==> run K <==
==> flow/design.v <==
`timescale 1ns / 1ps
module cordic_sin_cos
(
    input clk,
    input reset_n,
    input i_call,
    input [31:0] i_data,
    output o_done,
    output [31:0] o_cos,
    output [31:0] o_sin
);
cordic_sin_cos_core u_sin_cos (
    .clk     ( clk ),
    .reset_n ( reset_n ),
    .i_call  ( i_call ),
    .i_data  ( i_data ),
    .o_done  ( o_done ),
    .o_cos   ( o_cos ),
    .o_sin   ( o_sin )
);
endmodule
module cordic_sin_cos_core(
    clk,
    reset_n,
    i_call,
    i_data,
    o_done,
    o_cos,
    o_sin
);
     input clk;
     input reset_n;
	 input i_call; 
	 input signed [31:0] i_data;
	 output o_done;
	 output signed [31:0] o_cos;
	 output signed [31:0] o_sin;	 
	 function [31:0] atan;
	    input [3:0] idx;
	    case( idx )
	       4'd0: atan = 32'd2949120;  4'd1: atan = 32'd1740992;  4'd2: atan = 32'd919872;  4'd3: atan = 32'd466944;
	       4'd4: atan = 32'd234368;   4'd5: atan = 32'd117312;   4'd6: atan = 32'd58688;   4'd7: atan = 32'd29312;
	       4'd8: atan = 32'd14656;    4'd9: atan = 32'd7360;     4'd10: atan = 32'd3648;   4'd11: atan = 32'd1856;
	       4'd12: atan = 32'd896;     4'd13: atan = 32'd448;     4'd14: atan = 32'd256;    default: atan = 32'd128;
	    endcase
	 endfunction
	 reg signed [31:0]x,y,tx,ty,deg,rcos,rsin;
	 reg [7:0]i,seg;
	 reg isdone,isnegcos,isnegsin,isswap;
	 always @ ( posedge clk or negedge reset_n )
	 if( !reset_n )
	 begin
	    { x,y,deg,rcos,rsin } <= { 32'd0,32'd0,32'd0,32'd0,32'd0};
		i <= 8'd0;
		{ isdone,isnegcos,isnegsin,isswap } <= { 1'b0,1'b0,1'b0,1'b0 };
	 end
	 else if( i_call )
	 case( i )       
  	    0:
		begin
		   seg = i_data / 90;
		   if( seg == 0 ) 
		   begin 
		   	  deg <= i_data; 
		   	  isnegcos <= 0; 
		   	  isnegsin <= 0; 
		   	  isswap <= 0; 
		   end
		   else if( seg == 1 ) 
		   begin 
		   	  deg <= i_data - 90; 
		   	  isnegcos <= 1; 
		   	  isnegsin <= 0; 
		   	  isswap <= 1; 
		   end
		   else if( seg == 2 ) 
		   begin 
		   	  deg <= i_data - 180; 
		   	  isnegcos <= 1; 
		   	  isnegsin <= 1; 
		   	  isswap <= 0; 
		   end
		   else if( seg == 3 ) 
		   begin 
		   	  deg <= i_data - 270; 
		   	  isnegcos <= 0; 
		   	  isnegsin <= 1; 
		   	  isswap <= 1;  
		   end 
		   i <= i + 1'b1;
	    end		 
		1:
		begin 
		   x <= 32'd39797; 
		   y <= 32'd0; 
		   deg <= deg << 16; 
		   i <= i + 1'b1; 
		end					 
		2,3,4,5,6,7,8,9,10,11,12,13,14,15,16,17:
		if( deg > 0 )
		begin
		   ty = y >>> i-2;
		   tx = x >>> i-2;
		   x <= x - ty;
		   y <= y + tx;
		   deg <= deg - atan(i-2);
		   i <= i + 1'b1;
		end
		else
		begin
		   ty = y >>> i-2;
		   tx = x >>> i-2;
		   x <= x + ty ;
		   y <= y - tx ;
		   deg <= deg + atan(i-2);
		   i <= i + 1'b1;
		end
		18:
		begin 
		   {rcos,rsin} <= isswap ? { y,x } : { x,y }; 
		   i <= i + 1'b1; 
		end			
		19:
		begin 
		   isdone <= 1'b1; 
		   i <= i + 1'b1; 
		end		
		20:
		begin 
		   isdone <= 1'b0; 
		   i <= 8'd0; 
		end		   
	 endcase
	 assign o_done = isdone;
	 assign o_cos = isnegcos ? -(rcos) : rcos;
	 assign o_sin = isnegsin ? -(rsin) : rsin;
endmodule
==> flow/run.sh <==
#!/bin/bash
# the make line also repeats each setting of config.mk as NAME=value (left out here)
make -C /OpenROAD-flow-scripts/flow DESIGN_CONFIG=/design/flow/config.mk WORK_HOME=/design/flow/orfs CLKGATE_MAP_FILE= finish
==> flow/config.mk <==
export PLATFORM = sky130hd
export DESIGN_NAME = cordic_sin_cos
export DESIGN_NICKNAME = cordic_sin_cos
export VERILOG_FILES = /design/flow/design.v
export SDC_FILE = /design/flow/constraint.sdc
export NUM_CORES = 4
export LEC_CHECK = 0
export ABC_AREA = 1
export CAP_MARGIN = 20
export CELL_PAD_IN_SITES_DETAIL_PLACEMENT = 0
export CORE_MARGIN = 2
export CORE_UTILIZATION = 70
export CTS_CLUSTER_SIZE = 88
export GPL_TIMING_DRIVEN = 1
export HOLD_SLACK_MARGIN = 0.03
export MAX_ROUTING_LAYER = met4
export PLACE_DENSITY_LB_ADDON = 0.11
export SETUP_SLACK_MARGIN = -1.21
export SLEW_MARGIN = 20
==> flow/constraint.sdc <==
create_clock -name core_clock -period 20.1 [get_ports {clk}]
set_input_delay 4.0200 -clock core_clock [delete_from_list [all_inputs] [get_ports {clk}]]
set_output_delay 4.0200 -clock core_clock [all_outputs]
set_load 0.01 [all_outputs]
==> run D (differences from run K) <==
CORE_UTILIZATION = 58   (was 70)
MAX_ROUTING_LAYER = default   (was met4)
SETUP_SLACK_MARGIN = -1.25   (was -1.21)
==> flow/constraint.sdc (replaced) <==
create_clock -name core_clock -period 17.5 [get_ports {clk}]
set_input_delay 3.5000 -clock core_clock [delete_from_list [all_inputs] [get_ports {clk}]]
set_output_delay 3.5000 -clock core_clock [all_outputs]
set_load 0.01 [all_outputs]
==> comparison <==
Run K ran to the end with violations: setup timing. Run D finished but fails on setup timing.
In run D the count of clock-buffer cells in the layout is higher than in run K, by 2.
Of run K and run D, run K has the higher clock skew (gap 0.010 ns).
Between run K and run D, the lower non-clock buffer count is in run K (gap 86).
Of run D and run K, run K has the higher register-to-register slack (gap 1.7 ns).

========
==> v39: inputs <==
RTL: the design.v shown in full above, as it stands there.
clock: 18.6 ns
lec_check: 0
abc_area: 1
cap_margin: 5
cell_pad_in_sites_detail_placement: 0
core_margin: 2
core_utilization: 72
cts_cluster_size: 42
gpl_timing_driven: 1
hold_slack_margin: 0.03
max_routing_layer: met4
place_density: 0.65
setup_slack_margin: -1.25
slew_margin: 20
run.sh (not shown) runs the stock make flow with config.mk's settings and CLKGATE_MAP_FILE=.
==> v11: changes against v39 <==
Settings changed: CAP_MARGIN 5 to 20, CTS_CLUSTER_SIZE 42 to 88, PLACE_DENSITY 0.65 to default, PLACE_DENSITY_LB_ADDON from default to 0.11, SETUP_SLACK_MARGIN -1.25 to 2.21.
==> flow/constraint.sdc (replaced) <==
create_clock -name core_clock -period 22.8 [get_ports {clk}]
set_input_delay 4.5600 -clock core_clock [delete_from_list [all_inputs] [get_ports {clk}]]
set_output_delay 4.5600 -clock core_clock [all_outputs]
set_load 0.01 [all_outputs]
==> GITHUB_STEP_SUMMARY <==
## Synthesis and layout report

| Metric | Value |
|---|---|
| Final Worst Setup Slack | `-2.73 ns` |
| Endpoints failing setup | `35` |
| Worst reg2reg setup slack | `6.78 ns` |
| Insertion Delay late pin | `0.47 ns` |
| Run status | `failed layout checks` |
| Layout Check Fail Reasons | `negative setup slack` |
That was v39.
==> GITHUB_STEP_SUMMARY <==
### Yosys + OpenROAD results

| Metric | Value |
|---|---|
| Run status | `stopped before the end` |
| Fail Step | `global routing (5_1_grt)` |
| Log Error | `[ERROR GRT-0232] Routing congestion too high. Check the congestion heatmap in the GUI.` |
| Core footprint | `0.0389 mm²` |
| Pre-CTS setup slack | `-0.582 ns` |
That was v11.

========
==> 08-24 <==
Starts from the design.v that is shown in full above.
==> flow/config.mk <==
export PLATFORM = sky130hd
export DESIGN_NAME = cordic_sin_cos
export DESIGN_NICKNAME = cordic_sin_cos
export VERILOG_FILES = /design/flow/design.v
export SDC_FILE = /design/flow/constraint.sdc
export NUM_CORES = 4
export LEC_CHECK = 0
export ABC_AREA = 1
export CAP_MARGIN = 20
export CELL_PAD_IN_SITES_DETAIL_PLACEMENT = 0
export CORE_MARGIN = 2
export CORE_UTILIZATION = 70
export CTS_CLUSTER_SIZE = 14
export GPL_TIMING_DRIVEN = 1
export HOLD_SLACK_MARGIN = 0.03
export SETUP_SLACK_MARGIN = 0.83
export SLEW_MARGIN = 20
==> flow/constraint.sdc <==
create_clock -name core_clock -period 15.8 [get_ports {clk}]
set_input_delay 3.1600 -clock core_clock [delete_from_list [all_inputs] [get_ports {clk}]]
set_output_delay 3.1600 -clock core_clock [all_outputs]
set_load 0.01 [all_outputs]
==> 03-09 (differences from 08-24) <==
==> flow/config.mk (replaced) <==
export PLATFORM = sky130hd
export DESIGN_NAME = cordic_sin_cos
export DESIGN_NICKNAME = cordic_sin_cos
export VERILOG_FILES = /design/flow/design.v
export SDC_FILE = /design/flow/constraint.sdc
export NUM_CORES = 4
export LEC_CHECK = 0
export ABC_AREA = 1
export CAP_MARGIN = 20
export CORE_MARGIN = 2
export CORE_UTILIZATION = 72
export CTS_CLUSTER_SIZE = 98
export PLACE_DENSITY = 0.43
export SLEW_MARGIN = 20
export TNS_END_PERCENT = 10
==> flow/constraint.sdc (replaced) <==
create_clock -name core_clock -period 16.2 [get_ports {clk}]
set_input_delay 3.2400 -clock core_clock [delete_from_list [all_inputs] [get_ports {clk}]]
set_output_delay 3.2400 -clock core_clock [all_outputs]
set_load 0.01 [all_outputs]
==> 03-02 (differences from 08-24) <==
==> flow/config.mk (replaced) <==
export PLATFORM = sky130hd
export DESIGN_NAME = cordic_sin_cos
export DESIGN_NICKNAME = cordic_sin_cos
export VERILOG_FILES = /design/flow/design.v
export SDC_FILE = /design/flow/constraint.sdc
export NUM_CORES = 4
export LEC_CHECK = 0
export ABC_AREA = 1
export CAP_MARGIN = 20
export CORE_MARGIN = 2
export CORE_UTILIZATION = 58
export CTS_CLUSTER_DIAMETER = 378
export MAX_ROUTING_LAYER = met4
export SLEW_MARGIN = 20
==> flow/constraint.sdc (replaced) <==
create_clock -name core_clock -period 23.3 [get_ports {clk}]
set_input_delay 4.6600 -clock core_clock [delete_from_list [all_inputs] [get_ports {clk}]]
set_output_delay 4.6600 -clock core_clock [all_outputs]
set_load 0.01 [all_outputs]
==> run summary <==
DP Area: 32610 um^2
Die Y: 203.3 um
global-route met1 utilization: 53.68%
status: complete, but fails checks
FP Util: 73.46%
row count: 72
Core ar.: 38920 um^2
Finish-stage setup viols: 35
DP Cell Count: 5363
Fail Reasons: negative setup slack
met2 usage: 82.20%
Final HPWL DP: 72.96 mm
dpl ws: -4.656 ns
Total GRT Usage: 49.76%
final setup margin: -6.014 ns
Die Size: 41310 um^2
die width: 203.3 um
total grt overflow: 0
The numbers above come from 03-09.

==> run summary <==
Core ar.: 48750 um^2
Die Size: 51080 um^2
dpl ws: -0.1727 ns
Finish-stage setup viols: 0
total grt overflow: 0
Total GRT Usage: 35.55%
die width: 226.0 um
Die Y: 226.0 um
row count: 81
FP Util: 58.64%
met2 usage: 58.76%
status: timing/DRC/antenna clean
final setup margin: 1.110 ns
The numbers above come from 03-02.

==> run summary <==
global-route met1 utilization: 72.25%
row count: 74
Core ar.: 40550 um^2
FP Util: 70.49%
die width: 206.1 um
syn nets: 4666
status: aborted with a tool error
dpl ws: -4.872 ns
Synth top cell by count: nand2_1
Die Size: 42470 um^2
Final HPWL DP: 74.09 mm
Total GRT Usage: 73.17%
DP Cell Count: 5350
DP Area: 32680 um^2
stop err: [ERROR GRT-0232] Routing congestion too high. Check the congestion heatmap in the GUI.
met2 usage: 92.63%
Async S/R FF share, synth: 100.0%
total grt overflow: 18
Synth top cells by count: nand2_1, inv_1, o21ai_0
Failed at: 5_1_grt
Top cells by area: dfrtp_1, nand2_1, inv_1
The numbers above come from 08-24.


========
==> run a: inputs <==
Starts from the design.v that is shown in full above.
clock: 16.2 ns
lec_check: 0
abc_area: 1
cap_margin: 40
core_aspect_ratio: 0.5
core_margin: 2
core_utilization: 72
cts_cluster_diameter: 400
cts_cluster_size: 98
place_density: 0.43
slew_margin: 20
tns_end_percent: 10
==> inputs of run b, as changes to run a <==
==> flow/config.mk (replaced) <==
export PLATFORM = sky130hd
export DESIGN_NAME = cordic_sin_cos
export DESIGN_NICKNAME = cordic_sin_cos
export VERILOG_FILES = /design/flow/design.v
export SDC_FILE = /design/flow/constraint.sdc
export NUM_CORES = 4
export LEC_CHECK = 0
export CAP_MARGIN = 20
export CORE_MARGIN = 2
export CORE_UTILIZATION = 59
export CTS_CLUSTER_DIAMETER = 368
export CTS_CLUSTER_SIZE = 98
export SETUP_SLACK_MARGIN = -0.62
export SLEW_MARGIN = 20
==> flow/constraint.sdc (replaced) <==
create_clock -name core_clock -period 16.5 [get_ports {clk}]
set_input_delay 3.3000 -clock core_clock [delete_from_list [all_inputs] [get_ports {clk}]]
set_output_delay 3.3000 -clock core_clock [all_outputs]
set_load 0.01 [all_outputs]
==> inputs of run c, as changes to run a <==
==> flow/config.mk (replaced) <==
export PLATFORM = sky130hd
export DESIGN_NAME = cordic_sin_cos
export DESIGN_NICKNAME = cordic_sin_cos
export VERILOG_FILES = /design/flow/design.v
export SDC_FILE = /design/flow/constraint.sdc
export NUM_CORES = 4
export LEC_CHECK = 0
export CAP_MARGIN = 20
export CORE_MARGIN = 10
export CORE_UTILIZATION = 40
export GPL_TIMING_DRIVEN = 0
export SLEW_MARGIN = 35
==> flow/constraint.sdc (replaced) <==
create_clock -name core_clock -period 30.0 [get_ports {clk}]
set_input_delay 6.0000 -clock core_clock [delete_from_list [all_inputs] [get_ports {clk}]]
set_output_delay 6.0000 -clock core_clock [all_outputs]
set_load 0.01 [all_outputs]
==> inputs of run d, as changes to run a <==
==> flow/config.mk (replaced) <==
export PLATFORM = sky130hd
export DESIGN_NAME = cordic_sin_cos
export DESIGN_NICKNAME = cordic_sin_cos
export VERILOG_FILES = /design/flow/design.v
export SDC_FILE = /design/flow/constraint.sdc
export NUM_CORES = 4
export LEC_CHECK = 0
export CAP_MARGIN = 20
export CORE_MARGIN = 2
export CORE_UTILIZATION = 36
export SLEW_MARGIN = 20
==> flow/constraint.sdc (replaced) <==
create_clock -name core_clock -period 32.6 [get_ports {clk}]
set_input_delay 6.5200 -clock core_clock [delete_from_list [all_inputs] [get_ports {clk}]]
set_output_delay 6.5200 -clock core_clock [all_outputs]
set_load 0.01 [all_outputs]
==> notes.md <==
Summary of the current implementation state.

- The flow ran to the end, but the layout failed its checks.
- The layout checks failed on setup timing.
- The final worst setup slack is -7.03 ns, for reference.
- In the Yosys report the total cell count is 3904.
- The distinct cell type count after synthesis is 144, for reference.
- The xor/xnor cell area share of the yosys netlist is 0.110, for reference.
- met2 track demand over resource after global routing is 0.687.
- The global routing report lists combined usage of all routing layers as 0.419.
- In this run the mean area of a mapped cell was 7.26 µm².
- The setup-violating endpoint count in the final report is 35, for reference.
- In the global route stage, met1 resource usage came out at 0.520.
- Sorting the synthesized cells by area gives the leading types as sky130_fd_sc_hd__dfrtp_1 15%, sky130_fd_sc_hd__xnor2_1 7.9%, sky130_fd_sc_hd__o21ai_0 6.4%.
The numbers above come from run b.

==> notes.md <==
Summary of the current implementation state.

- The flow ran to the end and the layout has no timing, DRC or antenna violations.
- The post-synth design cell area is 28300 µm², for reference.
- Yosys mapped the design onto 144 distinct sky130hd cell types.
- The global routing report lists met1 layer usage as 0.318.
- The endpoint of the lowest-slack register-to-register path is u_sin_cos.y[31], for reference.
- The logic depth of the worst path, buffers included is 80, for reference.
- Post-route period utilization is reported as 0.955.
- The number of antenna repair diodes is 1, for reference.
- The setup-violating endpoint count in the final report is 0, for reference.
- By area the synthesized netlist is led by sky130_fd_sc_hd__dfrtp_1 15%, sky130_fd_sc_hd__xnor2_1 7.9%, sky130_fd_sc_hd__o21ai_0 6.4%.
- In the global route stage, met2 resource usage came out at 0.354.
- The cell-mix breakdown from Yosys lists the XOR/XNOR area share as 0.110.
The numbers above come from run d.

==> notes.md <==
Flow results are below.

- Counting every net in the synthesized netlist gives 4666.
- The cell total after placement is 5376, for reference.
- The I/O pin count is 100, for reference.
- The post-synthesis share of cell area spent on and, or, nand and nor gates is 0.411, for reference.
- The distinct cell type count after synthesis is 80, for reference.
- The synthesized netlist was found by Yosys to have 4518 cells.
- The last stage reached is 5_1_grt, for reference.
- The number of buffers created by CTS is 17, for reference.
- The xor/xnor cell area share of the yosys netlist is 0.0769, for reference.
- The mean cell area of the mapped netlist is 6.33 µm², for reference.
- In the global route stage, met1 resource usage came out at 0.787.
- The run stopped with a tool error.
- The tool reported: "[ERROR GRT-0232] Routing congestion too high. Check the congestion heatmap in the GUI".
- The main area contributors are sky130_fd_sc_hd__dfrtp_1 15%, sky130_fd_sc_hd__nand2_1 14%, sky130_fd_sc_hd__inv_1 7.2%.
The numbers above come from run a.

==> notes.md <==
Summary of the current implementation state.

- In the post-synthesis netlist, the biggest area contributors are sky130_fd_sc_hd__dfrtp_1 15%, sky130_fd_sc_hd__xnor2_1 7.9%, sky130_fd_sc_hd__o21ai_0 6.4%.
- The count of instantiated cells in the yosys netlist is 3904, for reference.
- The final worst setup slack is 0.930 ns, for reference.
- The setup-violating endpoint count in the final report is 0, for reference.
- For met2 alone, demand over resource in global routing was 0.384.
- The run finished with no timing, DRC or antenna violations.
- Counting distinct cell types in the post-synthesis netlist gives 144.
- The total global-route track usage is 0.257, for reference.
- The xor/xnor cell area share of the yosys netlist is 0.110, for reference.
The numbers above come from run c.

